File: flow/config.mk
export PLATFORM = sky130hd
export DESIGN_NAME = Final_Project
export DESIGN_NICKNAME = Final_Project
export VERILOG_FILES = /design/flow/design.v
export SDC_FILE = /design/flow/constraint.sdc
export NUM_CORES = 4
export LEC_CHECK = 0
export ABC_AREA = 1
export CAP_MARGIN = 20
export CORE_MARGIN = 2
export CORE_UTILIZATION = 40
export GPL_ROUTABILITY_DRIVEN = 0
export GPL_TIMING_DRIVEN = 0
export MIN_ROUTING_LAYER = met1
export PLACE_DENSITY = 0.51
export SLEW_MARGIN = 5
export TNS_END_PERCENT = 70
File: flow/constraint.sdc
create_clock -name core_clock -period 10.0 [get_ports {FPGA_clk}]
set_input_delay 2.0000 -clock core_clock [delete_from_list [all_inputs] [get_ports {FPGA_clk}]]
set_output_delay 2.0000 -clock core_clock [all_outputs]
set_load 0.01 [all_outputs]
File: flow/design.v
module clock(clk, reset, ballclk, plateclk, timeclk, refreshclk, dotmatrixclk,goalclk);
input clk;
input reset;
output ballclk, plateclk, timeclk, refreshclk, dotmatrixclk,goalclk;
reg ballclk, plateclk, timeclk, refreshclk, dotmatrixclk,goalclk;
reg [31:0]count1, count2, count3, count4, count5,count6;
always@(posedge clk)
begin
  if(!reset)
  begin
    count1 <= 32'd0; count2 <= 32'd0; count3 <= 32'd0;
    count4 <= 32'd0; count5 <= 32'd0; count6 <= 32'd0;
    timeclk <= 0; ballclk <= 0; plateclk <= 0;
    refreshclk <= 0; dotmatrixclk <= 0; goalclk <= 0;
  end
  else
  begin
   if(count1 == 32'd1000)
   begin
      count1 <= 32'd0;
      timeclk <= 1;
   end
   else
   begin
      count1 <= count1 + 32'd1;
		timeclk <= 0;
	end
	if(count2 == 32'd250)
   begin
      count2 <= 32'd0;
      ballclk <= 1;
   end
   else
   begin
      count2 <= count2 + 32'd1;
		ballclk <= 0;
	end
	if(count3 == 32'd500)
   begin
      count3 <= 32'd0;
      plateclk <= 1;
   end
   else
   begin
      count3 <= count3 + 32'd1;
		plateclk <= 0;
	end
	if(count4 == 32'd25)
   begin
      count4 <= 32'd0;
      refreshclk <= 1;
   end
   else
   begin
      count4 <= count4 + 32'd1;
		refreshclk <= 0;
	end
	if(count5 == 32'd4)
   begin
      count5 <= 32'd0;
      dotmatrixclk <= 1;
   end
   else
   begin
      count5 <= count5 + 32'd1;
		dotmatrixclk <= 0;
	end
	if(count6 == 32'd4000)
   begin
      count6 <= 32'd0;
      goalclk <= 1;
   end
   else
   begin
      count6 <= count6 + 32'd1;
		goalclk <= 0;
	end
  end
end
endmodule 
module plate(reset,clk,en,sw1,sw2,sw3,sw4,nextleftpos,nextrightpos);
input reset,clk,en, sw1, sw2, sw3, sw4;
output [7:0]nextleftpos, nextrightpos;  
reg [7:0]nextleftpos, nextrightpos;
always@(posedge clk)	
begin
	if(!reset)
		nextleftpos <=8'b00111000;
	else if(en)
	begin
		if(sw2)  
		begin
			if(sw1)	 
			begin
				if(nextleftpos == 8'b11100000) 
					nextleftpos <= nextleftpos;
				else 
					nextleftpos <= nextleftpos<<1;	
			end
			else	 
			begin
				if(nextleftpos == 8'b00000111)
					nextleftpos <= nextleftpos;
				else 
					nextleftpos <= nextleftpos>>1;
			end
		end
		else	 
			nextleftpos <= nextleftpos;
	end
end
always@(posedge clk)
begin
	if(!reset)
		nextrightpos<=8'b00111000;
	else if(en)
	begin
		if(sw4)	 
		begin
			if(sw3)	 
			begin	
				if(nextrightpos == 8'b11100000) 
					nextrightpos <= nextrightpos;
				else 
					nextrightpos <= nextrightpos<<1; 
			end
			else	 
			begin
				if(nextrightpos == 8'b00000111)
					nextrightpos <= nextrightpos;
				else 
					nextrightpos <= nextrightpos>>1;
			end
		end
		else	 
		begin
			nextrightpos <= nextrightpos;
		end	
	end
end
endmodule
module sevendisplay	(lscore,rscore,timecount,
							 out1,out2,out3,out4,out5,out6
							 );
input [6:0]lscore,rscore,timecount;  
output  [6:0] out1,out2,out3,out4,out5,out6;  
reg
[3:0]decimal_lscore,digit_lscore,  
decimal_rscore,digit_rscore,  
decimal_timecount,digit_timecount;  
reg
[6:0] out1,out2,out3,out4,out5,out6;
always@(*)	
begin
		decimal_lscore = lscore/10;  
		case(decimal_lscore)
			1:out1=7'b1111001;
			2:out1=7'b0100100;
			3:out1=7'b0110000;
			4:out1=7'b0011001;
			5:out1=7'b0010010;
			6:out1=7'b0000010;
			7:out1=7'b1111000;
			8:out1=7'b0000000;
			9:out1=7'b0010000;
			default:out1=7'b1000000;
		endcase
		digit_lscore = lscore%10;  
		case(digit_lscore)
			1:out2=7'b1111001;
			2:out2=7'b0100100;
			3:out2=7'b0110000;
			4:out2=7'b0011001;
			5:out2=7'b0010010;
			6:out2=7'b0000010;
			7:out2=7'b1111000;
			8:out2=7'b0000000;
			9:out2=7'b0010000;
			default:out2=7'b1000000;
		endcase
end
always@(*)	
begin
		decimal_rscore = rscore/10;
		case(decimal_rscore)
			1:out3=7'b1111001;
			2:out3=7'b0100100;
			3:out3=7'b0110000;
			4:out3=7'b0011001;
			5:out3=7'b0010010;
			6:out3=7'b0000010;
			7:out3=7'b1111000;
			8:out3=7'b0000000;
			9:out3=7'b0010000;
			default:out3=7'b1000000;
		endcase
		digit_rscore = rscore%10;
		case(digit_rscore)
			1:out4=7'b1111001;
			2:out4=7'b0100100;
			3:out4=7'b0110000;
			4:out4=7'b0011001;
			5:out4=7'b0010010;
			6:out4=7'b0000010;
			7:out4=7'b1111000;
			8:out4=7'b0000000;
			9:out4=7'b0010000;
			default:out4=7'b1000000;
		endcase
end
always@(*)	
begin	
		decimal_timecount = timecount/10;
		case(decimal_timecount)
			1:out5=7'b1111001;
			2:out5=7'b0100100;
			3:out5=7'b0110000;
			4:out5=7'b0011001;
			5:out5=7'b0010010;
			6:out5=7'b0000010;
			7:out5=7'b1111000;
			8:out5=7'b0000000;
			9:out5=7'b0010000;
			default:out5=7'b1000000;
		endcase
		digit_timecount = timecount%10;
		case(digit_timecount)
			1:out6=7'b1111001;
			2:out6=7'b0100100;
			3:out6=7'b0110000;
			4:out6=7'b0011001;
			5:out6=7'b0010010;
			6:out6=7'b0000010;
			7:out6=7'b1111000;
			8:out6=7'b0000000;
			9:out6=7'b0010000;
			default:out6=7'b1000000;
		endcase
end
endmodule
module dotmatrix(clk,reset,en,gamestate,dot_row,dot0_col,dot1_col,
                      my_plate,enemy_plate,x,y, 
                      rscore,lscore);
    input clk;
    input reset, en;
    input [1:0]gamestate;
    input [3:0]x;
    input [2:0]y;
    input [7:0]my_plate;
    input [7:0]enemy_plate;
    input [6:0]rscore,lscore;
    output [7:0]dot_row;
    output [7:0]dot0_col,dot1_col;
    reg [7:0]dot_row;
    reg [7:0]dot0_col;
    reg [7:0]dot1_col;
    reg [3:0] step;
	 reg [15:0] dot_col;
    always@(posedge clk)
    if(!reset)
    begin
			step = 4'd0;
			dot_row = 8'b11111111;
			{dot0_col,dot1_col} = 16'd0;
			dot_col = 16'd0;
    end
    else if(en)
    begin
			if (step == 4'd0) 
				step = 4'd15;
			else 
				step = step - 4'd1;
			dot_row = 8'b11111111;
			{dot0_col,dot1_col} = dot_col;
			dot_col = 16'b00000000_00000000;
			case(gamestate)
				0: 
				begin
					dot_col[step] = 1;
					case (step)
						15:dot_row=8'b11111111;
						14:dot_row=8'b00011111;
						13:dot_row=8'b10111111;
						12:dot_row=8'b00011111;
						11:dot_row=8'b11111000;
						10:dot_row=8'b11111010;
						9: dot_row=8'b11111000;
						8: dot_row=8'b00011111;
						7: dot_row=8'b01011111;
						6: dot_row=8'b01011111;
						5: dot_row=8'b11111000;
						4: dot_row=8'b11111101;
						3: dot_row=8'b11111010;
						2: dot_row=8'b01111111;
						1: dot_row=8'b10011111;
						0: dot_row=8'b01111111;
					endcase	
				end
            1: 
            begin
					dot_col[step] = 1;
					case(x)
						1:
						case (step)
							14:dot_row= ~enemy_plate;
							15:dot_row= ~my_plate;
							13:dot_row= ~(8'b00000001<<y);
							12:dot_row=8'b11111111;
							11:dot_row=8'b11111111;
							10:dot_row=8'b11111111;
							9: dot_row=8'b11111111;
							8: dot_row=8'b11111111;
							7: dot_row=8'b11111111;
							6: dot_row=8'b11111111;
							5: dot_row=8'b11111111;
							4: dot_row=8'b11111111;
							3: dot_row=8'b11111111;
							2: dot_row=8'b11111111;
							1: dot_row=8'b11111111;
							0: dot_row=8'b11111111;
						endcase	
						2:
						case (step)
							14:dot_row= ~enemy_plate;
							15:dot_row= ~my_plate;
							13:dot_row=8'b11111111;
							12:dot_row= ~(8'b00000001<<y);
							11:dot_row=8'b11111111;
							10:dot_row=8'b11111111;
							9: dot_row=8'b11111111;
							8: dot_row=8'b11111111;
							7: dot_row=8'b11111111;
							6: dot_row=8'b11111111;
							5: dot_row=8'b11111111;
							4: dot_row=8'b11111111;
							3: dot_row=8'b11111111;
							2: dot_row=8'b11111111;
							1: dot_row=8'b11111111;
							0: dot_row=8'b11111111;
						endcase	
						3:
						case (step)
							14:dot_row= ~enemy_plate;
							15:dot_row= ~my_plate;
							13:dot_row=8'b11111111;
							12:dot_row=8'b11111111; 
							11:dot_row=~(8'b00000001<<y);
							10:dot_row=8'b11111111;
							9: dot_row=8'b11111111;
							8: dot_row=8'b11111111;
							7: dot_row=8'b11111111;
							6: dot_row=8'b11111111;
							5: dot_row=8'b11111111;
							4: dot_row=8'b11111111;
							3: dot_row=8'b11111111;
							2: dot_row=8'b11111111;
							1: dot_row=8'b11111111;
							0: dot_row=8'b11111111;
						endcase
						4:
						case (step)
							14:dot_row= ~enemy_plate;
							15:dot_row= ~my_plate;
							13:dot_row=8'b11111111;
							12:dot_row=8'b11111111; 
							11:dot_row=8'b11111111; 
							10:dot_row=~(8'b00000001<<y);
							9: dot_row=8'b11111111;
							8: dot_row=8'b11111111;
							7: dot_row=8'b11111111;
							6: dot_row=8'b11111111;
							5: dot_row=8'b11111111;
							4: dot_row=8'b11111111;
							3: dot_row=8'b11111111;
							2: dot_row=8'b11111111;
							1: dot_row=8'b11111111;
							0: dot_row=8'b11111111;
						endcase	
						5:
						case (step)
							14:dot_row= ~enemy_plate;
							15:dot_row= ~my_plate;
							13:dot_row=8'b11111111;
							12:dot_row=8'b11111111; 
							11:dot_row=8'b11111111; 
							10:dot_row=8'b11111111;
							9: dot_row=~(8'b00000001<<y);
							8: dot_row=8'b11111111;
							7: dot_row=8'b11111111;
							6: dot_row=8'b11111111;
							5: dot_row=8'b11111111;
							4: dot_row=8'b11111111;
							3: dot_row=8'b11111111;
							2: dot_row=8'b11111111;
							1: dot_row=8'b11111111;
							0: dot_row=8'b11111111;
						endcase	
						6:
						case (step)
							14:dot_row= ~enemy_plate;
							15:dot_row= ~my_plate;
							13:dot_row=8'b11111111;
							12:dot_row=8'b11111111; 
							11:dot_row=8'b11111111; 
							10:dot_row=8'b11111111;
							9: dot_row=8'b11111111;
							8: dot_row=~(8'b00000001<<y);
							7: dot_row=8'b11111111;
							6: dot_row=8'b11111111;
							5: dot_row=8'b11111111;
							4: dot_row=8'b11111111;
							3: dot_row=8'b11111111;
							2: dot_row=8'b11111111;
							1: dot_row=8'b11111111;
							0: dot_row=8'b11111111;	
						endcase	
						7:
						case (step)
							14:dot_row= ~enemy_plate;
							15:dot_row= ~my_plate;
							13:dot_row=8'b11111111;
							12:dot_row=8'b11111111; 
							11:dot_row=8'b11111111; 
							10:dot_row=8'b11111111;
							9: dot_row=8'b11111111;
							8: dot_row=8'b11111111;
							7: dot_row=~(8'b00000001<<y);
							6: dot_row=8'b11111111;
							5: dot_row=8'b11111111;
							4: dot_row=8'b11111111;
							3: dot_row=8'b11111111;
							2: dot_row=8'b11111111;
							1: dot_row=8'b11111111;
							0: dot_row=8'b11111111;
						endcase	
						8:
						case (step)
							14:dot_row= ~enemy_plate;
							15:dot_row= ~my_plate;
							13:dot_row=8'b11111111;
							12:dot_row=8'b11111111; 
							11:dot_row=8'b11111111; 
							10:dot_row=8'b11111111;
							9: dot_row=8'b11111111;
							8: dot_row=8'b11111111;
							7: dot_row=8'b11111111;
							6: dot_row=~(8'b00000001<<y);
							5: dot_row=8'b11111111;
							4: dot_row=8'b11111111;
							3: dot_row=8'b11111111;
							2: dot_row=8'b11111111;
							1: dot_row=8'b11111111;
							0: dot_row=8'b11111111;
						endcase	
						9:
						case (step)
							14:dot_row= ~enemy_plate;
							15:dot_row= ~my_plate;
							13:dot_row=8'b11111111;
							12:dot_row=8'b11111111; 
							11:dot_row=8'b11111111; 
							10:dot_row=8'b11111111;
							9: dot_row=8'b11111111;
							8: dot_row=8'b11111111;
							7: dot_row=8'b11111111;
							6: dot_row=8'b11111111;
							5: dot_row=~(8'b00000001<<y);
							4: dot_row=8'b11111111;
							3: dot_row=8'b11111111;
							2: dot_row=8'b11111111;
							1: dot_row=8'b11111111;
							0: dot_row=8'b11111111;
						endcase	
						10:
						case (step)
							14:dot_row= ~enemy_plate;
							15:dot_row= ~my_plate;
							13:dot_row=8'b11111111;
							12:dot_row=8'b11111111; 
							11:dot_row=8'b11111111; 
							10:dot_row=8'b11111111;
							9: dot_row=8'b11111111;
							8: dot_row=8'b11111111;
							7: dot_row=8'b11111111;
							6: dot_row=8'b11111111;
							5: dot_row=8'b11111111;
							4: dot_row=~(8'b00000001<<y);
							3: dot_row=8'b11111111;
							2: dot_row=8'b11111111;
							1: dot_row=8'b11111111;
							0: dot_row=8'b11111111;
						endcase	
						11:
						case (step)
							14:dot_row= ~enemy_plate;
							15:dot_row= ~my_plate;
							13:dot_row=8'b11111111;
							12:dot_row=8'b11111111; 
							11:dot_row=8'b11111111; 
							10:dot_row=8'b11111111;
							9: dot_row=8'b11111111;
							8: dot_row=8'b11111111;
							7: dot_row=8'b11111111;
							6: dot_row=8'b11111111;
							5: dot_row=8'b11111111;
							4: dot_row=8'b11111111;
							3: dot_row=~(8'b00000001<<y);
							2: dot_row=8'b11111111;
							1: dot_row=8'b11111111;
							0: dot_row=8'b11111111;
						endcase	
						12:
						case (step)
							14:dot_row= ~enemy_plate;
							15:dot_row= ~my_plate;
							13:dot_row=8'b11111111;
							12:dot_row=8'b11111111; 
							11:dot_row=8'b11111111; 
							10:dot_row=8'b11111111;
							9: dot_row=8'b11111111;
							8: dot_row=8'b11111111;
							7: dot_row=8'b11111111;
							6: dot_row=8'b11111111;
							5: dot_row=8'b11111111;
							4: dot_row=8'b11111111;
							3: dot_row=8'b11111111;
							2: dot_row=~(8'b00000001<<y);
							1: dot_row=8'b11111111;
							0: dot_row=8'b11111111;
						endcase	
						13:
						case (step)
							14:dot_row= ~enemy_plate;
							15:dot_row= ~my_plate;
							13:dot_row=8'b11111111;
							12:dot_row=8'b11111111; 
							11:dot_row=8'b11111111; 
							10:dot_row=8'b11111111;
							9: dot_row=8'b11111111;
							8: dot_row=8'b11111111;
							7: dot_row=8'b11111111;
							6: dot_row=8'b11111111;
							5: dot_row=8'b11111111;
							4: dot_row=8'b11111111;
							3: dot_row=8'b11111111;
							2: dot_row=8'b11111111;
							1: dot_row=~(8'b00000001<<y);
							0: dot_row=8'b11111111;
						endcase	
						14:
						case (step)
							14:dot_row= ~enemy_plate;
							15:dot_row= ~my_plate;
							13:dot_row=8'b11111111;
							12:dot_row=8'b11111111; 
							11:dot_row=8'b11111111; 
							10:dot_row=8'b11111111;
							9: dot_row=8'b11111111;
							8: dot_row=8'b11111111;
							7: dot_row=8'b11111111;
							6: dot_row=8'b11111111;
							5: dot_row=8'b11111111;
							4: dot_row=8'b11111111;
							3: dot_row=8'b11111111;
							2: dot_row=8'b11111111;
							1: dot_row=8'b11111111;
							0: dot_row=~(8'b00000001<<y);
						endcase	
					endcase      
            end 
            2:
            begin
               if(rscore == lscore)
					begin
						dot_col[step] = 1;
						case (step)
							15:dot_row=8'b11111111;
							14:dot_row=8'b11111111;
							13:dot_row=8'b10000001;
							12:dot_row=8'b10111110;
							11:dot_row=8'b10111110;
							10:dot_row=8'b11011101;
							9: dot_row=8'b11100011;
							8: dot_row=8'b11111111;
							7: dot_row=8'b11111111;
							6: dot_row=8'b11111111;
							5: dot_row=8'b10000001;
							4: dot_row=8'b10111110;
							3: dot_row=8'b10111110;
							2: dot_row=8'b11011101;
							1: dot_row=8'b11100011;
							0: dot_row=8'b11111111;
						endcase	
					end
               else if(rscore > lscore) 
               begin
						dot_col[step] = 1;
						case (step)
							15:dot_row=8'b11111111;
							14:dot_row=8'b11111111;
							13:dot_row=8'b11111111;
							12:dot_row=8'b11111111;
							11:dot_row=8'b11111111;
							10:dot_row=8'b11111111;
							9: dot_row=8'b11111111;
							8: dot_row=8'b11111111;
							7: dot_row=8'b11111111;
							6: dot_row=8'b10001111;
							5: dot_row=8'b11100011;
							4: dot_row=8'b11111001;
							3: dot_row=8'b11000111;
							2: dot_row=8'b11111001;
							1: dot_row=8'b11100011;
							0: dot_row=8'b10001111;
						endcase	
					end               
               else
					begin
						dot_col[step] = 1;
						case (step)
							15:dot_row=8'b11111111;
							14:dot_row=8'b10001111;
							13:dot_row=8'b11100011;
							12:dot_row=8'b11111001;
							11:dot_row=8'b11000111;
							10:dot_row=8'b11111001;
							9: dot_row=8'b11100011;
							8: dot_row=8'b10001111;
							7: dot_row=8'b11111111;
							6: dot_row=8'b11111111;
							5: dot_row=8'b11111111;
							4: dot_row=8'b11111111;
							3: dot_row=8'b11111111;
							2: dot_row=8'b11111111;
							1: dot_row=8'b11111111;
							0: dot_row=8'b11111111;
						endcase	
					end	
            end
        endcase 
   end      
endmodule 
module Final_Project(reset,sw1,sw2,sw3,sw4,FPGA_clk,dot_row,dot0_col,dot1_col,
							out1, out2, out3, out4, out5, out6);
input FPGA_clk;	 
input reset, sw1, sw2, sw3, sw4; 
output [7:0]dot_row, dot0_col, dot1_col;
output [6:0]out1, out2, out3, out4, out5, out6;
reg [3:0]x;	 
reg move_x;	 
reg [1:0]move_y;	 
reg [2:0]y;	 
reg [1:0]gamestate;	 
reg [6:0]timecount;  
reg [6:0]lscore, rscore;
reg [3:0]x_q;
reg [2:0]y_q;
reg [1:0]gamestate_q;
reg [6:0]lscore_q, rscore_q;
wire [7:0]my_plate, enemy_plate; 
wire ballclk;
wire plateclk;
wire timeclk;
wire refreshclk;	
wire dotmatrixclk;
wire goalclk;
wire [7:0]dot_row, dot0_col, dot1_col;
wire [6:0]out1, out2, out3, out4, out5, out6;
dotmatrix DOT(.clk(FPGA_clk), .reset(reset), .en(dotmatrixclk), .gamestate(gamestate_q), .dot_row(dot_row), 
				  .dot0_col(dot0_col), .dot1_col(dot1_col), .my_plate(my_plate),
				  .rscore(rscore_q), .lscore(lscore_q),
				  .enemy_plate(enemy_plate), .x(x_q), .y(y_q));
plate PLA (.reset(reset), .clk(FPGA_clk), .en(plateclk), .sw1(sw1), .sw2(sw2), .sw3(sw3), .sw4(sw4), 
			  .nextleftpos(my_plate), .nextrightpos(enemy_plate));
sevendisplay SEV(.lscore(lscore), .rscore(rscore), .timecount(timecount),
					  .out1(out1), .out2(out2), .out3(out3), .out4(out4),
					  .out5(out5), .out6(out6));
clock CLK(.clk(FPGA_clk), .reset(reset), .ballclk(ballclk), .plateclk(plateclk),
			 .timeclk(timeclk), .refreshclk(refreshclk), .dotmatrixclk(dotmatrixclk),.goalclk(goalclk));	
	always@(posedge FPGA_clk) 	 
	begin						 
		if(!reset)				 
		begin
			timecount = 7'd5;
			move_x = 1'b1;
			move_y = 2'd2;
			x = 4'd14;
			y = 3'd3;
			lscore = 0;
			rscore = 0;
			gamestate = 2'd0;
		end
		else						 
		begin					 
			if(gamestate == 2'd0)	
			begin
				if(timeclk)
				begin
					if(timecount == 7'd0)
					begin
						timecount = 7'd99; 
						gamestate = 2'd1;
					end
					else
					begin
						if(timeclk)
						begin	
							timecount = timecount - 7'd1;
						end
						else
							timecount = timecount;
					end	
				end
				else
				begin
					timecount = timecount;
				end
			end
			else if(gamestate == 2'd1)	
			begin	
				if(timeclk)
				begin
					if(timecount == 7'd0)
							gamestate = 2'd2;
					else
					begin
							timecount = timecount - 7'd1;
					end
				end
				if(ballclk)
				begin	
					case(move_x)			 
					0:
					begin
						if(x == 4'd14)
						begin
							move_x = 1'd1;
							if((my_plate >> y) == 3'd7) 
							begin
								move_y = 2'd1;
								if(y == 3'd0)
									move_y = 2'd3;	
							end
							else if((my_plate >> y) == 3'd3)
								move_y = 2'd2;
							else if((my_plate >> y) == 3'd1)
							begin
								move_y = 2'd3;
								if(y == 3'd7)
									move_y = 2'd1;
							end
							else
							begin
								lscore = lscore + 7'd1;
								gamestate = 2'd3; 
							end	
						end									
						else
							move_x = 1'd0;
						x = x + 4'd1;
						end
					1:							 
					begin
						if(x == 4'd1)
						begin
							move_x = 1'd0;
							if((enemy_plate >> y) == 3'd7)
							begin
								move_y = 2'd1;
								if(y == 3'd0)
									move_y = 2'd3;	
							end
							else if((enemy_plate >> y) == 3'd3)
								move_y = 2'd2;
							else if((enemy_plate >> y) == 3'd1)
							begin
								move_y = 2'd3;
								if(y == 3'd7)
									move_y = 2'd1;
							end
							else
							begin
								rscore = rscore + 7'd1;
								gamestate = 2'd3; 
							end
						end
						else
							move_x = 1'd1;
						x = x - 4'd1;
					end
					endcase	
					if(move_y == 2'd1)			 
					begin
						if(y == 3'd0)
							move_y = 2'd3;
						else	
							y = y - 3'd1;
					end	
					else if(move_y == 2'd3)
					begin
						if(y == 3'd7)
							move_y = 2'd1;
						else
							y = y + 3'd1;
					end
					else
						y = y;
				end
				else
				begin
					move_x = move_x;
					move_y = move_y;
					x = x;
					y = y;
				end
			end
			else if (gamestate == 2'd2)
			begin
				rscore = rscore;
				lscore = lscore;
				timecount = timecount;
			end
			else 
			begin
				if(goalclk)
				begin
					move_x = 1'b1;
					move_y = 2'd2;
					x = 4'd14;
					y = 3'd3;
					gamestate = 2'd1;
				end
				else
					gamestate = 2'd3;
			end
		end
		x_q <= x;
		y_q <= y;
		gamestate_q <= gamestate;
		lscore_q <= lscore;
		rscore_q <= rscore;
	end
endmodule 
File: flow/run.sh
#!/bin/bash
# the make line also repeats each setting of config.mk as NAME=value (left out here)
make -C /OpenROAD-flow-scripts/flow DESIGN_CONFIG=/design/flow/config.mk WORK_HOME=/design/flow/orfs CLKGATE_MAP_FILE= finish
==> results of run 1 <==
-- per-stage QoR --
stage               setup WS (ns)  cells  power (uW)
finish                       3.59   3935        2470
global route                 3.05   3935        2580
CTS                          3.52   3935        2500
detailed placement           4.16   3877        1330
global placement             4.16   3876        1320
floorplan                    4.97   3192        1240
-- cell type report --
class / instances / area, sq um
clock buffer: 43 / 911
tap: 615 / 769
clock inverter: 15 / 149
buffer: 92 / 419
multi-input combinational: 2400 / 12200
timing repair buffer: 70 / 696
sequential: 263 / 5270
inverter: 437 / 1650
fill: 5182 / 25900
-- layer usage --
layer | global-route usage | wire length (microns) | vias up
met3 | 0.0293 | 3070 | 147
met2 | 0.394 | 27300 | 566
li1 | - | - | 10700
met5 | 0 | 0 | -
met1 | 0.321 | 28900 | 9596
met4 | 0.104 | 2660 | 0
==> flow_metrics.env, run 1 <==
# flow metrics
export IMPL_synthCells=3192
export IMPL_viasPerCell=5.35
export IMPL_outcome="no timing/DRC/antenna violations"
export IMPL_switching_share=0.265
export IMPL_root_buffer="clkbuf_16"
export IMPL_edf_count=0
export IMPL_cp_data_required_time_ns=8.00
export IMPL_grt_overflow_total=0
export IMPL_yosys_stat_area_sq_um=19500
export IMPL_netlist_area_sq_um=19500
export IMPL_finalNetCount=3369
export IMPL_p_leak_uw=0.00956
export IMPL_die_h_microns=225
export IMPL_cts_tree="yes"
export IMPL_top_area_cell="dfxtp_1"
export IMPL_critPathArrivalTime_ns=4.41
export IMPL_fin_crit_ns=6.41
export IMPL_fin_area_sq_um=22100
export IMPL_fp_row_count=80
export IMPL_post_dp_cell_area_sq_um=21000
export IMPL_cp_common_cell="nand2_1"
export IMPL_internal_power_uw=1820
export IMPL_vias=21000
export IMPL_power_frac_seq=0.431
export IMPL_hold_viol_final=0
export IMPL_netlist_area_leader_share=0.269
export IMPL_p_sw_uw=656
export IMPL_cp_slowest_cell="clkdlybuf4s50_1"
export IMPL_pwr_share_clk=0.470
export IMPL_yosys_warnings=5
export IMPL_wl_microns=61900
export IMPL_port_buffers=69
export IMPL_grt_pass1_vias=19400
export IMPL_dr_pass1_iters=6
export IMPL_endpoint="out6[1]"
export IMPL_drt_iter0_markers=1575
export IMPL_reg2reg_depth=23
export IMPL_cp_depth=21
export IMPL_hold_depth=1
export IMPL_worst_pin_slew_ns=1.09
export IMPL_grtUsageTotal=0.241
export IMPL_ctsHoldBuffers=0
export IMPL_power_frac_comb=0.099
export IMPL_p_clk_uw=1160
export IMPL_ys_seq_share=0.269
export IMPL_path_buffers=4
export IMPL_endpoint_kind="output pin"
export IMPL_htreeDepth=1
export IMPL_crit_chain="nor2_1, inv_1, ha_1, o21ai_1, nand2_2, nor2_4, xor2_2, nand2_1, nand2_2, nand2_2, nand2_1, nand2_1, clkinv_1, nand2_2, nand2_4, nand2_1, nand2_1, inv_1, ha_1, nor3_1, clkdlybuf4s50_1"
export IMPL_synth_flops=263
export IMPL_clock_path_buffers=3
export IMPL_cts_sinks=263
export IMPL_die_x_microns=225
export IMPL_maxPowerGroup="the clock network"
export IMPL_synth_dominant_cell_count="nand2_1"
export IMPL_cp_top_family="simple AND/OR/NAND/NOR gates"
export IMPL_clkTransAtPathRegs_ns=0.06
export IMPL_core_sq_um=47900
export IMPL_ys_cells=3192
export IMPL_ys_sh_xor=0.0291
export IMPL_crit_start="timecount[4]"
export IMPL_crit_fanout=8
export IMPL_drtAntennaViolNets=0
export IMPL_yosys_area_share_adder=0.0439
export IMPL_tns_ns=0
export IMPL_pg_seq_uw=1070
export IMPL_ff_type="dfxtp_1"
export IMPL_min_from="CLK.count2[0]"
export IMPL_io_pins=72
export IMPL_topCellsByArea="dfxtp_1 (27%), nand2_1 (13%), nor2_1 (8.3%), nand3_1 (7.9%), inv_1 (7.5%)"
export IMPL_max_freq_ghz=0.156
export IMPL_criticalPathCategory="reg2out"
export IMPL_r2r_slack_ns=5.78
export IMPL_hold_end="CLK.count2[0]"
export IMPL_rsz0062_at_grt="false"
export IMPL_ys_sh_simple=0.412
export IMPL_r2r_start="DOT.step[0]"
export IMPL_whs_ns=0.457
export IMPL_ys_sh_aoi=0.140
export IMPL_finalSetupViolations=0
export IMPL_drc_errors=0
export IMPL_fp_util=0.408
export IMPL_tool_warnings=62
export IMPL_synthArstFlopShare=0
export IMPL_final_core_util=0.460
export IMPL_common_cells="nand2_1 (674), nor2_1 (433), inv_1 (393)"
export IMPL_antenna_found_initial=0
export IMPL_cts_setup_buffers=0
export IMPL_mux_share=0
export IMPL_synth_cell_types=59
export IMPL_grt_max_degree=17
export IMPL_finClkSkew_ns=0.0190
export IMPL_routedWlPerCell_microns=15.7
export IMPL_powerDensity_nw_per_um2=112
export IMPL_holdCritPathClass="reg2reg"
export IMPL_dieArea_sq_um=50600
export IMPL_hpwl_microns=46900
export IMPL_max_cap_violations=0
export IMPL_slew_headroom=0.270
export IMPL_grt_pass1_wl_microns=100000
export IMPL_r2r_end="DOT.dot_row[1]"
export IMPL_cts_resized=0
export IMPL_powerComb_uw=245
export IMPL_avgSynthCellArea_sq_um=6.12
export IMPL_crit_path_max_incr_delay_ns=0.56
export IMPL_fp_nets=3266
export IMPL_cp_start_kind="register"
export IMPL_cts_buffers=31
export IMPL_slew_viol_final=0
export IMPL_antenna_cells=0
export IMPL_clk_latency_ns=0.60
export IMPL_fin_crit_sh=0.641
export IMPL_topCombFamilyByArea="simple AND/OR/NAND/NOR gates"
export IMPL_peakVddDrop_mv=0.149
export IMPL_area_delta_synth_final_pct=12.9
==> run 2, diff against run 1 <==
- CAP_MARGIN: 20 -> 15
- CORE_UTILIZATION: 40 -> 72
- CTS_CLUSTER_DIAMETER: default -> 367
- GPL_ROUTABILITY_DRIVEN: 0 -> default
- GPL_TIMING_DRIVEN: 0 -> 1
- HOLD_SLACK_MARGIN: default -> 0.29
- MAX_ROUTING_LAYER: default -> met5
- MIN_ROUTING_LAYER: met1 -> default
- PLACE_DENSITY: 0.51 -> 0.62
- SETUP_SLACK_MARGIN: default -> -0.31
- SLEW_MARGIN: 5 -> 20
- TNS_END_PERCENT: 70 -> 80
- clock period: 10.0 -> 5.33 ns (I/O delays scaled with it)
==> run 2 against run 1 <==
  * Now fails the layout checks on setup timing
  * Via count rose by 9.6%
  * Clock-buffer cell count fell by 5
  * Sequential power increased by 87%
  * Final cell count shrank 9.0%
  * First-iteration DRC count rose by 83%
  * Core utilization increased by 34 points
  * Sequential share of layout area up 0.69 points
==> flow_metrics.env, run 2 <==
# flow metrics
export IMPL_max_cap_violations=0
export IMPL_grt_overflow_total=0
export IMPL_endpoint_kind="output pin"
export IMPL_pwr_share_clk=0.462
export IMPL_whs_ns=0.467
export IMPL_ys_sh_xor=0.0291
export IMPL_powerDensity_nw_per_um2=211
export IMPL_clk_latency_ns=0.58
export IMPL_gp_congestion=1.07
export IMPL_switching_share=0.267
export IMPL_worst_pin_slew_ns=1.10
export IMPL_p_clk_uw=2090
export IMPL_die_x_microns=169
export IMPL_cp_common_cell="nand2_1"
export IMPL_crit_start="rscore[5]"
export IMPL_finalNetCount=3293
export IMPL_ys_cells=3192
export IMPL_wl_microns=63900
export IMPL_dr_pass1_iters=8
export IMPL_netlist_area_sq_um=19500
export IMPL_port_buffers=71
export IMPL_cp_top_family="simple AND/OR/NAND/NOR gates"
export IMPL_htreeDepth=1
export IMPL_crit_path_max_incr_delay_ns=0.56
export IMPL_holdCritPathClass="reg2reg"
export IMPL_ys_sh_simple=0.412
export IMPL_yosys_area_share_adder=0.0439
export IMPL_final_core_util=0.801
export IMPL_min_from="DOT.dot_col[13]"
export IMPL_slew_viol_final=0
export IMPL_antenna_cells=0
export IMPL_netlist_area_leader_share=0.269
export IMPL_fp_util=0.729
export IMPL_area_delta_synth_final_pct=9.81
export IMPL_pg_seq_uw=2000
export IMPL_io_pins=72
export IMPL_mux_share=0
export IMPL_core_sq_um=26800
export IMPL_outcome="complete, but fails checks"
export IMPL_cts_sinks=263
export IMPL_maxPowerGroup="the clock network"
export IMPL_edf_count=0
export IMPL_grtUsageTotal=0.427
export IMPL_synth_flops=263
export IMPL_powerComb_uw=429
export IMPL_avgSynthCellArea_sq_um=6.12
export IMPL_internal_power_uw=3310
export IMPL_hold_viol_final=0
export IMPL_cp_depth=21
export IMPL_drt_iter0_markers=2882
export IMPL_fin_crit_ns=5.48
export IMPL_power_frac_comb=0.095
export IMPL_fin_crit_sh=1.03
export IMPL_clkTransAtPathRegs_ns=0.07
export IMPL_max_freq_ghz=0.182
export IMPL_drc_errors=0
export IMPL_crit_chain="inv_2, nand2_2, ha_1, o21ai_2, o21ai_1, o21ai_2, xnor2_1, nand2_2, nand2_2, nand2_1, nand2_1, inv_1, nand2_1, nand3_2, nor2_4, nand2_1, nand2_1, inv_1, ha_1, nor3_2, clkdlybuf4s50_1"
export IMPL_yosys_stat_area_sq_um=19500
export IMPL_fp_nets=3266
export IMPL_hold_end="DOT.dot_col[13]"
export IMPL_r2r_end="DOT.dot_row[7]"
export IMPL_slew_headroom=0.266
export IMPL_drtAntennaViolNets=0
export IMPL_cts_tree="yes"
export IMPL_violations="setup timing"
export IMPL_tool_warnings=64
export IMPL_ff_type="dfxtp_1"
export IMPL_viasPerCell=6.44
export IMPL_synth_cell_types=59
export IMPL_grt_max_degree=53
export IMPL_synthCells=3192
export IMPL_yosys_warnings=5
export IMPL_grt_pass1_vias=21700
export IMPL_cts_buffers=28
export IMPL_peakVddDrop_mv=0.329
export IMPL_r2r_slack_ns=0.58
export IMPL_reg2reg_depth=21
export IMPL_root_buffer="clkbuf_16"
export IMPL_p_sw_uw=1210
export IMPL_ys_sh_aoi=0.140
export IMPL_routedWlPerCell_microns=17.8
export IMPL_clock_path_buffers=3
export IMPL_finalSetupViolations=16
export IMPL_ys_seq_share=0.269
export IMPL_hpwl_microns=41200
export IMPL_crit_fanout=6
export IMPL_dieArea_sq_um=28500
export IMPL_synthArstFlopShare=0
export IMPL_synth_dominant_cell_count="nand2_1"
export IMPL_criticalPathCategory="reg2out"
export IMPL_die_h_microns=169
export IMPL_cp_slowest_cell="clkdlybuf4s50_1"
export IMPL_antenna_found_initial=0
export IMPL_p_total_uw=4520
export IMPL_vias=23100
export IMPL_topCombFamilyByArea="simple AND/OR/NAND/NOR gates"
export IMPL_common_cells="nand2_1 (674), nor2_1 (433), inv_1 (393)"
export IMPL_finClkSkew_ns=0.0291
export IMPL_path_buffers=4
export IMPL_grt_pass1_wl_microns=103000
export IMPL_endpoint="out4[1]"
export IMPL_cp_start_kind="register"
export IMPL_topCellsByArea="dfxtp_1 (27%), nand2_1 (13%), nor2_1 (8.3%), nand3_1 (7.9%), inv_1 (7.5%)"
export IMPL_fp_row_count=60
export IMPL_layout_setup_ws_ns=-0.152
export IMPL_power_frac_seq=0.443
export IMPL_tns_ns=-0.813
export IMPL_hold_depth=2
export IMPL_top_area_cell="dfxtp_1"
export IMPL_p_leak_uw=0.00949
export IMPL_cp_data_required_time_ns=4.26
export IMPL_ctsHoldBuffers=0
export IMPL_r2r_start="DOT.step[0]"
export IMPL_critPathArrivalTime_ns=4.42
-- run 2: layout make-up --
| class | instances | area (sq um) |
|---|---|---|
| Tap cell | 341 | 427 |
| Inverter | 437 | 1650 |
| Clock inverter | 13 | 188 |
| Sequential cell | 263 | 5270 |
| Timing Repair Buffer | 89 | 861 |
| Fill cell | 1784 | 5350 |
| Clock buffer | 38 | 798 |
| Multi-Input combinational cell | 2400 | 12300 |
-- run 2: metal layers --
| metal | part of all wire | track usage | vias up |
|---|---|---|---|
| met5 | 0 | 0 | - |
| met4 | 0.055 | 0.223 | 0 |
| met3 | 0.10 | 0.0690 | 387 |
| met2 | 0.47 | 0.747 | 1655 |
| met1 | 0.37 | 0.505 | 10400 |
| li1 | - | - | 10600 |
-- run 2: stage by stage --
step	setup slack, ns	area (sq um)	std cells
CTS	-0.273	21300	3574
global route	-0.370	21500	3581
floorplan	1.23	19500	3192
finish	-0.152	21500	3581
global placement	0.625	20300	3523
detailed placement	0.340	20300	3523
-- run 2: repair_timing --
action	4_1_cts	5_1_grt
setup buffers	0	7
resized	0	21
setup endpoints to repair	0	21
endpoints found under the hold margin	0	0
==> run 3, diff against run 2 <==
- CAP_MARGIN: 15 -> 20
- CELL_PAD_IN_SITES_GLOBAL_PLACEMENT: default -> 3
- CORE_UTILIZATION: 72 -> 31
- CTS_CLUSTER_DIAMETER: 367 -> default
- GPL_ROUTABILITY_DRIVEN: default -> 1
- HOLD_SLACK_MARGIN: 0.29 -> default
- MAX_ROUTING_LAYER: met5 -> met4
- MIN_ROUTING_LAYER: default -> met1
- PLACE_DENSITY: 0.62 -> 0.51
- SETUP_SLACK_MARGIN: -0.31 -> default
- SLEW_MARGIN: 20 -> 15
- TNS_END_PERCENT: 80 -> 70
- clock period: 5.33 -> 10.0 ns (I/O delays scaled with it)
==> run 3 against run 2 <==
  * Now clean on timing, DRC and antenna
  * Critical path depth increased by 1
  * Register-to-register slack improved by 4.5 ns
  * Cell area increased by 3.3%
  * Die size increased by 130%
  * Sequential power decreased by 47%
  * Synthesized area unchanged
  * Hold slack got worse by 0.0055 ns
  * Flip-flop count unchanged
  * Largest cell class unchanged
==> flow_metrics.env, run 3 <==
# flow metrics
export IMPL_endpoint_kind="output pin"
export IMPL_max_cap_violations=0
export IMPL_fin_crit_sh=0.638
export IMPL_area_delta_synth_final_pct=13.4
export IMPL_crit_start="timecount[4]"
export IMPL_peakVddDrop_mv=0.112
export IMPL_drtAntennaViolNets=0
export IMPL_netlist_area_sq_um=19500
export IMPL_cp_start_kind="register"
export IMPL_crit_fanout=8
export IMPL_clkTransAtPathRegs_ns=0.05
export IMPL_cts_buffers=36
export IMPL_pg_seq_uw=1070
export IMPL_tns_ns=0
export IMPL_final_core_util=0.353
export IMPL_synthCells=3192
export IMPL_worst_pin_slew_ns=1.14
export IMPL_yosys_area_share_adder=0.0439
export IMPL_common_cells="nand2_1 (674), nor2_1 (433), inv_1 (393)"
export IMPL_topCellsByArea="dfxtp_1 (27%), nand2_1 (13%), nor2_1 (8.3%), nand3_1 (7.9%), inv_1 (7.5%)"
export IMPL_internal_power_uw=1900
export IMPL_outcome="no timing/DRC/antenna violations"
export IMPL_power_frac_seq=0.411
export IMPL_netlist_area_leader_share=0.269
export IMPL_crit_chain="nor2_1, inv_1, ha_1, o21ai_1, nand2_2, nor2_4, nor2_1, nor2_1, nor2_1, nor3_2, nand2_2, nand2_1, nand2_1, clkinv_1, nand2_2, nand2_4, nand2_1, nand2_1, inv_1, ha_1, nor3_1, clkdlybuf4s50_1"
export IMPL_cts_tree="yes"
export IMPL_htreeDepth=2
export IMPL_clk_latency_ns=0.57
export IMPL_core_sq_um=62700
export IMPL_topCombFamilyByArea="simple AND/OR/NAND/NOR gates"
export IMPL_cp_top_family="simple AND/OR/NAND/NOR gates"
export IMPL_hpwl_microns=48300
export IMPL_die_x_microns=255
export IMPL_gp_congestion=0.889
export IMPL_vias=20600
export IMPL_finClkSkew_ns=0.0351
export IMPL_io_pins=72
export IMPL_cts_setup_buffers=0
export IMPL_p_clk_uw=1300
export IMPL_synth_dominant_cell_count="nand2_1"
export IMPL_mux_share=0
export IMPL_powerDensity_nw_per_um2=117
export IMPL_r2r_start="DOT.step[0]"
export IMPL_critPathArrivalTime_ns=4.38
export IMPL_endpoint="out6[1]"
export IMPL_cts_resized=0
export IMPL_min_from="DOT.dot_col[13]"
export IMPL_die_h_microns=255
export IMPL_grt_pass1_wl_microns=105000
export IMPL_grt_pass1_vias=19300
export IMPL_synthArstFlopShare=0
export IMPL_pwr_share_clk=0.500
export IMPL_r2r_end="DOT.dot_row[2]"
export IMPL_hold_end="DOT.dot0_col[5]"
export IMPL_path_buffers=4
export IMPL_drc_errors=0
export IMPL_edf_count=0
export IMPL_antenna_cells=0
export IMPL_powerComb_uw=231
export IMPL_cp_slowest_cell="clkdlybuf4s50_1"
export IMPL_fp_row_count=92
export IMPL_finalNetCount=3295
export IMPL_criticalPathCategory="reg2out"
export IMPL_antenna_found_initial=0
export IMPL_reg2reg_depth=21
export IMPL_r2r_slack_ns=5.11
export IMPL_fp_util=0.311
export IMPL_max_freq_ghz=0.157
export IMPL_drt_iter0_markers=1342
export IMPL_root_buffer="clkbuf_16"
export IMPL_viasPerCell=5.03
export IMPL_port_buffers=71
export IMPL_hold_depth=2
export IMPL_cp_data_required_time_ns=8.00
export IMPL_ys_cells=3192
export IMPL_ys_sh_aoi=0.140
export IMPL_ys_sh_simple=0.412
export IMPL_cp_depth=22
export IMPL_switching_share=0.267
export IMPL_grt_overflow_total=0
export IMPL_tool_warnings=64
export IMPL_rsz0062_at_grt="false"
export IMPL_fin_crit_ns=6.38
export IMPL_yosys_stat_area_sq_um=19500
export IMPL_grtUsageTotal=0.206
export IMPL_routedWlPerCell_microns=15.9
export IMPL_p_sw_uw=694
export IMPL_ctsHoldBuffers=0
export IMPL_top_area_cell="dfxtp_1"
export IMPL_p_leak_uw=0.00951
export IMPL_grt_max_degree=65
export IMPL_fillers=6963
export IMPL_hold_viol_final=0
export IMPL_slew_headroom=0.239
export IMPL_wl_microns=65200
export IMPL_dr_pass1_iters=5
export IMPL_yosys_warnings=5
export IMPL_holdCritPathClass="reg2reg"
export IMPL_slew_viol_final=0
export IMPL_maxPowerGroup="the clock network"
export IMPL_finalSetupViolations=0
export IMPL_clock_path_buffers=3
export IMPL_power_frac_comb=0.089
export IMPL_dieArea_sq_um=65100
export IMPL_crit_path_max_incr_delay_ns=0.56
export IMPL_synth_cell_types=59
export IMPL_ys_sh_xor=0.0291
export IMPL_cts_sinks=263
export IMPL_ys_seq_share=0.269
export IMPL_ff_type="dfxtp_1"
export IMPL_avgSynthCellArea_sq_um=6.12
export IMPL_fp_nets=3266
export IMPL_synth_flops=263
-- run 3: final cells by class --
| cell class | count | area [sq um] | share of cell area |
|---|---|---|---|
| clock buffer | 50 | 1030 | 0.0467 |
| clock inverter | 12 | 153 | 0.00689 |
| inverter | 437 | 1650 | 0.0745 |
| multi-input combinational | 2400 | 12200 | 0.551 |
| sequential | 263 | 5270 | 0.238 |
| tap | 846 | 1060 | 0.0478 |
| timing repair buffer | 83 | 800 | 0.0361 |
-- run 3: metal layers --
layer,GRT usage,share of wire,vias to the layer above
li1,-,-,10600
met1,0.271,0.48,9504
met2,0.332,0.46,380
met3,0.0221,0.037,94
met4,0.0600,0.023,0
met5,-,0,-
-- run 3: per-stage QoR --
step	hold WS, ns	instances	setup WS (ns)	cell area, sq um	total power, uW
2_1_floorplan	0.430	3192	4.97	19500	1240
6_report	0.461	4091	3.62	22200	2600
4_1_cts	0.464	4091	3.56	22200	2650
5_1_grt	0.481	4091	3.16	22200	2720
3_3_place_gp	0.440	4028	4.22	21000	1320
3_5_place_dp	0.450	4029	4.16	21000	1320
==> run 4, diff against run 3 <==
- ABC_AREA: 1 -> default
- CELL_PAD_IN_SITES_GLOBAL_PLACEMENT: 3 -> default
- CORE_UTILIZATION: 31 -> 44
- GPL_ROUTABILITY_DRIVEN: 1 -> default
- GPL_TIMING_DRIVEN: 1 -> default
- MAX_ROUTING_LAYER: met4 -> default
- MIN_ROUTING_LAYER: met1 -> default
- PLACE_DENSITY: 0.51 -> default
- SLEW_MARGIN: 15 -> 20
- TNS_END_PERCENT: 70 -> default
- clock period: 10.0 -> 5.87 ns (I/O delays scaled with it)
==> run 4 against run 3 <==
  * Clock skew barely moved
  * Sequential power rose by 69%
  * Synthesized cell count fell by 25%
  * Synthesized area fell by 8.1%
  * Hold slack improved by 0.0033 ns
  * Die size fell by 35%
  * Still clean on timing, DRC and antenna
  * Critical path depth fell by 6
  * Largest power group is now sequential cells
  * Total power rose by 52%
  * Clock-buffer cell count fell by 4
  * Global-route usage rose by 2.2 points
==> flow_metrics.env, run 4 <==
# flow metrics
export IMPL_outcome="no timing/DRC/antenna violations"
export IMPL_endpoint="out4[4]"
export IMPL_cp_slowest_cell="clkdlybuf4s50_1"
export IMPL_path_buffers=4
export IMPL_yosys_area_share_adder=0.0500
export IMPL_worst_pin_slew_ns=1.06
export IMPL_finalSetupViolations=0
export IMPL_core_sq_um=40600
export IMPL_cts_tree="yes"
export IMPL_drt_iter0_markers=1729
export IMPL_hold_viol_final=0
export IMPL_max_freq_ghz=0.178
export IMPL_crit_chain="nor2_4, inv_1, ha_1, nand2b_1, o21ai_4, o21ai_1, a21boi_4, o221ai_1, a21o_1, a21o_1, inv_2, mux2i_1, buf_4, o21ai_0, mux2i_1, clkdlybuf4s50_1"
export IMPL_vias=17200
export IMPL_fp_util=0.443
export IMPL_clock_path_buffers=3
export IMPL_grt_pass1_vias=15800
export IMPL_powerDensity_nw_per_um2=197
export IMPL_ys_sh_aoi=0.199
export IMPL_synth_cell_types=103
export IMPL_dieArea_sq_um=42500
export IMPL_ys_sh_simple=0.288
export IMPL_clkTransAtPathRegs_ns=0.07
export IMPL_ctsHoldBuffers=0
export IMPL_port_buffers=71
export IMPL_whs_ns=0.465
export IMPL_cts_sinks=263
export IMPL_ff_type="dfxtp_1"
export IMPL_avgSynthCellArea_sq_um=7.49
export IMPL_maxPowerGroup="sequential cells"
export IMPL_synth_dominant_cell_count="nor2_1"
export IMPL_reg2reg_depth=13
export IMPL_topCombFamilyByArea="simple AND/OR/NAND/NOR gates"
export IMPL_finalNetCount=2464
export IMPL_slew_headroom=0.289
export IMPL_fin_crit_ns=5.63
export IMPL_area_delta_synth_final_pct=11.7
export IMPL_slew_viol_final=0
export IMPL_fin_crit_sh=0.958
export IMPL_critPathArrivalTime_ns=4.45
export IMPL_power_frac_comb=0.086
export IMPL_antenna_cells=0
export IMPL_netlist_area_leader_share=0.293
export IMPL_p_sw_uw=989
export IMPL_dr_pass1_iters=6
export IMPL_tns_ns=0
export IMPL_cp_data_required_time_ns=4.70
export IMPL_holdCritPathClass="reg2reg"
export IMPL_die_x_microns=206
export IMPL_hpwl_microns=35700
export IMPL_p_leak_uw=0.00735
export IMPL_cp_depth=16
export IMPL_drtAntennaViolNets=0
export IMPL_hold_end="CLK.count6[0]"
export IMPL_edf_count=0
export IMPL_finClkSkew_ns=0.0356
export IMPL_crit_path_max_incr_delay_ns=0.57
export IMPL_cp_top_family="AND-OR/OR-AND gates"
export IMPL_viasPerCell=5.83
export IMPL_cp_start_kind="register"
export IMPL_top_area_cell="dfxtp_1"
export IMPL_hold_depth=1
export IMPL_htreeDepth=1
export IMPL_yosys_warnings=5
export IMPL_crit_fanout=15
export IMPL_root_buffer="clkbuf_16"
export IMPL_wl_microns=49800
export IMPL_internal_power_uw=2960
export IMPL_endpoint_kind="output pin"
export IMPL_r2r_slack_ns=0.83
export IMPL_min_from="CLK.count6[0]"
export IMPL_grtUsageTotal=0.228
export IMPL_mux_share=0.0366
export IMPL_fp_row_count=74
export IMPL_antenna_found_initial=0
export IMPL_tool_warnings=62
export IMPL_clk_latency_ns=0.58
export IMPL_gp_congestion=0.937
export IMPL_pwr_share_clk=0.455
export IMPL_max_cap_violations=0
export IMPL_die_h_microns=206
export IMPL_netlist_area_sq_um=18000
export IMPL_grt_max_degree=58
export IMPL_synthArstFlopShare=0
export IMPL_r2r_start="DOT.step[0]"
export IMPL_peakVddDrop_mv=0.217
export IMPL_topCellsByArea="dfxtp_1 (29%), nor2_1 (6.8%), a21oi_1 (6.5%), xor2_1 (5.4%), nand2_1 (4.7%)"
export IMPL_p_clk_uw=1790
export IMPL_grt_pass1_wl_microns=80800
export IMPL_switching_share=0.251
export IMPL_routedWlPerCell_microns=16.9
export IMPL_ys_sh_xor=0.0853
export IMPL_pg_seq_uw=1810
export IMPL_synthCells=2398
export IMPL_yosys_stat_area_sq_um=18000
export IMPL_common_cells="nor2_1 (324), dfxtp_1 (263), a21oi_1 (233)"
export IMPL_r2r_end="DOT.dot_row[2]"
export IMPL_grt_overflow_total=0
export IMPL_ys_cells=2398
export IMPL_fp_nets=2472
export IMPL_cts_buffers=30
export IMPL_crit_start="rscore[5]"
export IMPL_synth_flops=263
export IMPL_io_pins=72
export IMPL_drc_errors=0
export IMPL_powerComb_uw=338
export IMPL_ys_seq_share=0.293
export IMPL_criticalPathCategory="reg2out"
export IMPL_power_frac_seq=0.460
export IMPL_fillers=3984
## run 4: routing by layer
| layer | share of wire | global-route usage | vias up |
|---|---|---|---|
| li1 | - | - | 8519 |
| met1 | 0.47 | 0.325 | 8016 |
| met2 | 0.45 | 0.361 | 549 |
| met3 | 0.060 | 0.0262 | 93 |
| met4 | 0.023 | 0.0645 | 0 |
| met5 | 0 | 0 | - |
## run 4: per-stage QoR
step / std cells / util / worst slack [ns] / instance area (sq um) / power (uW)
finish: 2944 / 0.495 / 0.245 / 20100 / 3940
floorplan: 2398 / - / 1.38 / 18000 / 2090
global placement: 2885 / 0.468 / 0.537 / 19000 / 2180
global route: 2944 / 0.495 / -0.0109 / 20100 / 4090
CTS: 2940 / 0.492 / 0.0534 / 20000 / 3980
detailed placement: 2886 / 0.468 / 0.357 / 19000 / 2180
## run 4: what timing repair did
action | 4_1_cts | 5_1_grt
setup buffers | 0 | 4
resized | 3 | 14
pin swaps | 0 | 3
setup endpoints to repair | 7 | 21
## run 4: cell type report
class                           instances  area [sq um]  share of cell area
Sequential cell                       263          5270               0.263
Clock buffer                           46           861              0.0429
Multi-Input combinational cell       1919         11900               0.596
Clock inverter                          8          83.8             0.00418
Tap cell                              532           666              0.0332
Timing Repair Buffer                  105           968              0.0483
Inverter                               71           267              0.0133
==> run 5, diff against run 4 <==
- CORE_UTILIZATION: 44 -> 48
- GPL_TIMING_DRIVEN: default -> 0
- MAX_ROUTING_LAYER: default -> met4
- PLACE_DENSITY_LB_ADDON: default -> 0.09
- SLEW_MARGIN: 20 -> 40
- clock period: 5.87 -> 6.6 ns (I/O delays scaled with it)
==> run 5 against run 4 <==
  * Global-route usage up 5.8 points
  * Synthesized area unchanged
  * Worst setup slack better by 0.22 ns
  * Cell area up 1.3%
  * Critical path type unchanged
  * Largest cell class unchanged
==> flow_metrics.env, run 5 <==
# flow metrics
export IMPL_fin_crit_sh=0.929
export IMPL_viasPerCell=5.97
export IMPL_clk_latency_ns=0.56
export IMPL_grt_pass1_wl_microns=88200
export IMPL_cts_setup_buffers=0
export IMPL_tool_warnings=62
export IMPL_internal_power_uw=2740
export IMPL_synth_dominant_cell_count="nor2_1"
export IMPL_switching_share=0.252
export IMPL_slew_viol_final=0
export IMPL_layout_setup_ws_ns=0.469
export IMPL_cp_slowest_cell="clkdlybuf4s50_1"
export IMPL_synth_flops=263
export IMPL_top_area_cell="dfxtp_1"
export IMPL_cp_data_required_time_ns=5.28
export IMPL_drc_errors=0
export IMPL_grt_overflow_total=0
export IMPL_ys_sh_xor=0.0853
export IMPL_synth_cell_types=103
export IMPL_path_buffers=4
export IMPL_die_h_microns=197
export IMPL_p_total_uw=3660
export IMPL_ys_sh_aoi=0.199
export IMPL_dp_slack_ns=1.01
export IMPL_cp_depth=16
export IMPL_fin_crit_ns=6.13
export IMPL_grtUsageTotal=0.285
export IMPL_cp_top_family="AND-OR/OR-AND gates"
export IMPL_synthCells=2398
export IMPL_tns_ns=0
export IMPL_critPathArrivalTime_ns=4.81
export IMPL_cp_start_kind="register"
export IMPL_netlist_area_leader_share=0.293
export IMPL_topCombFamilyByArea="simple AND/OR/NAND/NOR gates"
export IMPL_slew_headroom=0.449
export IMPL_ff_type="dfxtp_1"
export IMPL_finalSetupViolations=0
export IMPL_crit_path_max_incr_delay_ns=0.57
export IMPL_power_frac_comb=0.085
export IMPL_clock_path_buffers=3
export IMPL_root_buffer="clkbuf_16"
export IMPL_fp_row_count=70
export IMPL_endpoint_kind="output pin"
export IMPL_final_core_util=0.554
export IMPL_criticalPathCategory="reg2out"
export IMPL_p_leak_uw=0.00746
export IMPL_finalNetCount=2576
export IMPL_ys_seq_share=0.293
export IMPL_die_x_microns=197
export IMPL_hold_viol_final=0
export IMPL_yosys_stat_area_sq_um=18000
export IMPL_cts_tree="yes"
export IMPL_core_sq_um=36700
export IMPL_rsz0062_at_grt="false"
export IMPL_io_pins=72
export IMPL_r2r_start="DOT.step[0]"
export IMPL_pg_seq_uw=1610
export IMPL_whs_ns=0.459
export IMPL_avgSynthCellArea_sq_um=7.49
export IMPL_hpwl_microns=40800
export IMPL_port_buffers=68
export IMPL_clkTransAtPathRegs_ns=0.05
export IMPL_wl_microns=54500
export IMPL_reg2reg_depth=13
export IMPL_holdCritPathClass="reg2reg"
export IMPL_cts_resized=0
export IMPL_topCellsByArea="dfxtp_1 (29%), nor2_1 (6.8%), a21oi_1 (6.5%), xor2_1 (5.4%), nand2_1 (4.7%)"
export IMPL_area_delta_synth_final_pct=13.1
export IMPL_powerDensity_nw_per_um2=180
export IMPL_antenna_found_initial=2
export IMPL_htreeDepth=2
export IMPL_hold_end="CLK.count3[0]"
export IMPL_ctsHoldBuffers=0
export IMPL_mux_share=0.0366
export IMPL_ys_cells=2398
export IMPL_ys_sh_simple=0.288
export IMPL_yosys_area_share_adder=0.0500
export IMPL_fp_nets=2472
export IMPL_crit_start="rscore[4]"
export IMPL_dr_pass1_iters=6
export IMPL_pwr_share_clk=0.474
export IMPL_min_from="CLK.count3[0]"
export IMPL_fp_util=0.489
export IMPL_r2r_end="DOT.dot_row[1]"
export IMPL_grt_pass1_vias=16900
export IMPL_finClkSkew_ns=0.0447
export IMPL_cts_sinks=263
export IMPL_dieArea_sq_um=39000
export IMPL_max_cap_violations=0
export IMPL_maxPowerGroup="the clock network"
export IMPL_grt_max_degree=13
export IMPL_r2r_slack_ns=1.67
export IMPL_power_frac_seq=0.441
export IMPL_drt_iter0_markers=1568
export IMPL_yosys_warnings=5
export IMPL_crit_chain="buf_4, nor2_1, inv_1, ha_1, nand2b_1, o21ai_1, o21ai_1, a21boi_4, xor2_1, a211oi_1, o22ai_1, inv_1, ha_1, nand2b_1, a21oi_1, clkdlybuf4s50_1"
export IMPL_p_sw_uw=923
export IMPL_peakVddDrop_mv=0.218
export IMPL_hold_depth=1
export IMPL_vias=17900
export IMPL_max_freq_ghz=0.163
export IMPL_routedWlPerCell_microns=18.2
export IMPL_drtAntennaViolNets=0
export IMPL_gp_congestion=1.01
export IMPL_cts_buffers=34
export IMPL_outcome="no timing/DRC/antenna violations"
export IMPL_endpoint="out4[3]"
export IMPL_powerComb_uw=313
export IMPL_p_clk_uw=1740
export IMPL_edf_count=0
export IMPL_synthArstFlopShare=0
export IMPL_crit_fanout=10
export IMPL_worst_pin_slew_ns=0.827
export IMPL_netlist_area_sq_um=18000
export IMPL_common_cells="nor2_1 (324), dfxtp_1 (263), a21oi_1 (233)"
-- run 5: per-stage QoR --
step / area [sq um] / std cells
finish: 20300 / 2991
global route: 20300 / 2991
CTS: 20300 / 2989
detailed placement: 19300 / 2934
global placement: 19200 / 2934
floorplan: 18000 / 2398
-- run 5: layout make-up --
| cell class | instances | area (sq um) |
|---|---|---|
| Timing Repair Buffer | 68 | 681 |
| Clock buffer | 48 | 953 |
| Multi-Input combinational cell | 1919 | 11900 |
| Inverter | 71 | 267 |
| Antenna cell | 2 | 5.00 |
| Buffer | 145 | 609 |
| Fill cell | 3572 | 16400 |
| Tap cell | 468 | 586 |
| Clock inverter | 7 | 88.8 |
| Sequential cell | 263 | 5270 |
-- run 5: routing by layer --
layer  GRT usage  wire length [microns]  vias to the layer above
li1            -                      -                     8734
met4       0.101                   1880                        0
met1       0.359                  24100                     8414
met3      0.0364                   3180                      127
met5           -                      0                        -
met2       0.472                  25300                      581
==> run 6, diff against run 5 <==
- CORE_UTILIZATION: 48 -> 66
- GPL_TIMING_DRIVEN: 0 -> default
- MAX_ROUTING_LAYER: met4 -> default
- PLACE_DENSITY_LB_ADDON: 0.09 -> default
- SLEW_MARGIN: 40 -> 20
- clock period: 6.6 -> 5.85 ns (I/O delays scaled with it)
==> run 6 against run 5 <==
  * Still clean
  * Cell area shrank 2.0%
  * Synthesized area unchanged
  * Die size decreased by 27%
  * Largest cell class unchanged
==> flow_metrics.env, run 6 <==
# flow metrics
export IMPL_topCombFamilyByArea="simple AND/OR/NAND/NOR gates"
export IMPL_pwr_share_clk=0.470
export IMPL_max_cap_violations=0
export IMPL_layoutNonFillerInstCount=2749
export IMPL_mux_share=0.0366
export IMPL_post_dp_cell_area_sq_um=18700
export IMPL_viasPerCell=6.47
export IMPL_synthArstFlopShare=0
export IMPL_synth_dominant_cell_count="nor2_1"
export IMPL_port_buffers=71
export IMPL_final_seq_area_sq_um=5270
export IMPL_cp_common_cell="a21o_1"
export IMPL_ys_sh_simple=0.288
export IMPL_slew_viol_final=0
export IMPL_crit_chain="nor2_4, inv_1, ha_1, nand2b_1, o21ai_4, o21ai_1, a21boi_4, o221ai_1, a21o_1, a21o_1, inv_2, nor2_1, xnor2_2, mux2i_1, clkdlybuf4s50_1"
export IMPL_io_pins=72
export IMPL_synth_flops=263
export IMPL_cp_depth=15
export IMPL_clock_path_buffers=3
export IMPL_top_area_cell="dfxtp_1"
export IMPL_peakVddDrop_mv=0.270
export IMPL_r2r_slack_ns=1.09
export IMPL_topCellsByArea="dfxtp_1 (29%), nor2_1 (6.8%), a21oi_1 (6.5%), xor2_1 (5.4%), nand2_1 (4.7%)"
export IMPL_outcome="no timing/DRC/antenna violations"
export IMPL_crit_start="rscore[4]"
export IMPL_fp_nets=2472
export IMPL_drtAntennaViolNets=0
export IMPL_cts_buffers=27
export IMPL_endpoint_kind="output pin"
export IMPL_path_buffers=3
export IMPL_cp_start_kind="register"
export IMPL_crit_fanout=11
export IMPL_grt_overflow_total=0
export IMPL_p_sw_uw=979
export IMPL_ff_type="dfxtp_1"
export IMPL_pg_seq_uw=1820
export IMPL_ctsHoldBuffers=0
export IMPL_fillers=2069
export IMPL_worst_pin_slew_ns=0.989
export IMPL_powerDensity_nw_per_um2=204
export IMPL_cp_top_family="AND-OR/OR-AND gates"
export IMPL_ys_sh_xor=0.0853
export IMPL_core_sq_um=26800
export IMPL_root_buffer="clkbuf_16"
export IMPL_p_clk_uw=1910
export IMPL_grt_pass1_wl_microns=80000
export IMPL_dr_wl_met3_microns=4050
export IMPL_htreeDepth=1
export IMPL_cts_sinks=263
export IMPL_power_frac_seq=0.447
export IMPL_dr_pass1_iters=11
export IMPL_endpoint="out4[4]"
export IMPL_yosys_stat_area_sq_um=18000
export IMPL_fin_crit_ns=5.64
export IMPL_grtUsageTotal=0.333
export IMPL_dieArea_sq_um=28600
export IMPL_die_h_microns=169
export IMPL_vias=17800
export IMPL_clk_latency_ns=0.55
export IMPL_finalNetCount=2461
export IMPL_critPathArrivalTime_ns=4.47
export IMPL_synthCells=2398
export IMPL_holdCritPathClass="reg2reg"
export IMPL_fp_util=0.670
export IMPL_clkTransAtPathRegs_ns=0.06
export IMPL_fin_crit_sh=0.964
export IMPL_routedWlPerCell_microns=18.0
export IMPL_netlist_area_sq_um=18000
export IMPL_wl_microns=49500
export IMPL_cp_slowest_cell="clkdlybuf4s50_1"
export IMPL_cts_tree="yes"
export IMPL_grt_max_degree=48
export IMPL_hold_viol_final=0
export IMPL_drc_errors=0
export IMPL_synth_cell_types=103
export IMPL_hold_depth=1
export IMPL_crit_path_max_incr_delay_ns=0.59
export IMPL_p_total_uw=4070
export IMPL_r2r_start="DOT.step[0]"
export IMPL_slew_headroom=0.340
export IMPL_hpwl_microns=34200
export IMPL_cp_data_required_time_ns=4.68
export IMPL_avgSynthCellArea_sq_um=7.49
export IMPL_area_delta_synth_final_pct=10.8
export IMPL_r2r_end="DOT.dot_row[1]"
export IMPL_yosys_area_share_adder=0.0500
export IMPL_final_core_util=0.743
export IMPL_tns_ns=0
export IMPL_tool_warnings=64
export IMPL_fp_row_count=60
export IMPL_power_frac_comb=0.082
export IMPL_ys_cells=2398
export IMPL_drt_iter0_markers=2020
export IMPL_finClkSkew_ns=0.00774
export IMPL_finalSetupViolations=0
export IMPL_powerComb_uw=335
export IMPL_p_leak_uw=0.00739
export IMPL_top_layer="met4"
export IMPL_common_cells="nor2_1 (324), dfxtp_1 (263), a21oi_1 (233)"
export IMPL_gp_congestion=0.993
export IMPL_reg2reg_depth=12
export IMPL_logic_area_sq_um=12000
export IMPL_antenna_found_initial=1
export IMPL_ys_seq_share=0.293
export IMPL_criticalPathCategory="reg2out"
export IMPL_min_from="CLK.count1[0]"
export IMPL_grt_pass1_vias=16300
export IMPL_ys_sh_aoi=0.199
export IMPL_route_met2_wl_microns=23100
export IMPL_yosys_warnings=5
export IMPL_dp_cells=2690
export IMPL_max_freq_ghz=0.177
export IMPL_maxPowerGroup="the clock network"
export IMPL_internal_power_uw=3090
export IMPL_edf_count=0
export IMPL_hold_end="CLK.count1[0]"
export IMPL_met1_length_microns=20800
export IMPL_netlist_area_leader_share=0.293
export IMPL_die_x_microns=169
export IMPL_switching_share=0.241
export IMPL_fin_area_sq_um=19900
[run 6: what timing repair did]
action | CTS | global route
pin swaps | 0 | 4
hold endpoints to repair | 0 | 0
resized | 3 | 16
setup endpoints to repair | 3 | 21
cloned | 0 | 0
buffers inserted | 0 | 8
[run 6: area by class of cell]
class,instances,area share
multi-input cells,1919,0.600
flip-flops and latches,263,0.265
repair buffers,105,0.0497
clock buffers,36,0.0381
well taps,341,0.0214
inverters,71,0.0134
clock inverters,13,0.0120
diodes,1,0.000126
[run 6: metal layers]
metal	track usage	vias to the layer above
met5	0	-
met4	0.0992	0
met3	0.0507	148
met2	0.566	831
met1	0.438	8307
li1	-	8501
[run 6: through the flow]
| step | setup slack [ns] | hold slack (ns) |
|---|---|---|
| after global routing | -0.0355 | 0.501 |
| after CTS | 0.0585 | 0.480 |
| after floorplan | 1.36 | 0.430 |
| after detailed placement | 0.455 | 0.466 |
| final | 0.210 | 0.475 |
| after global placement | 0.594 | 0.446 |
Power and IR drop assume default switching activity.
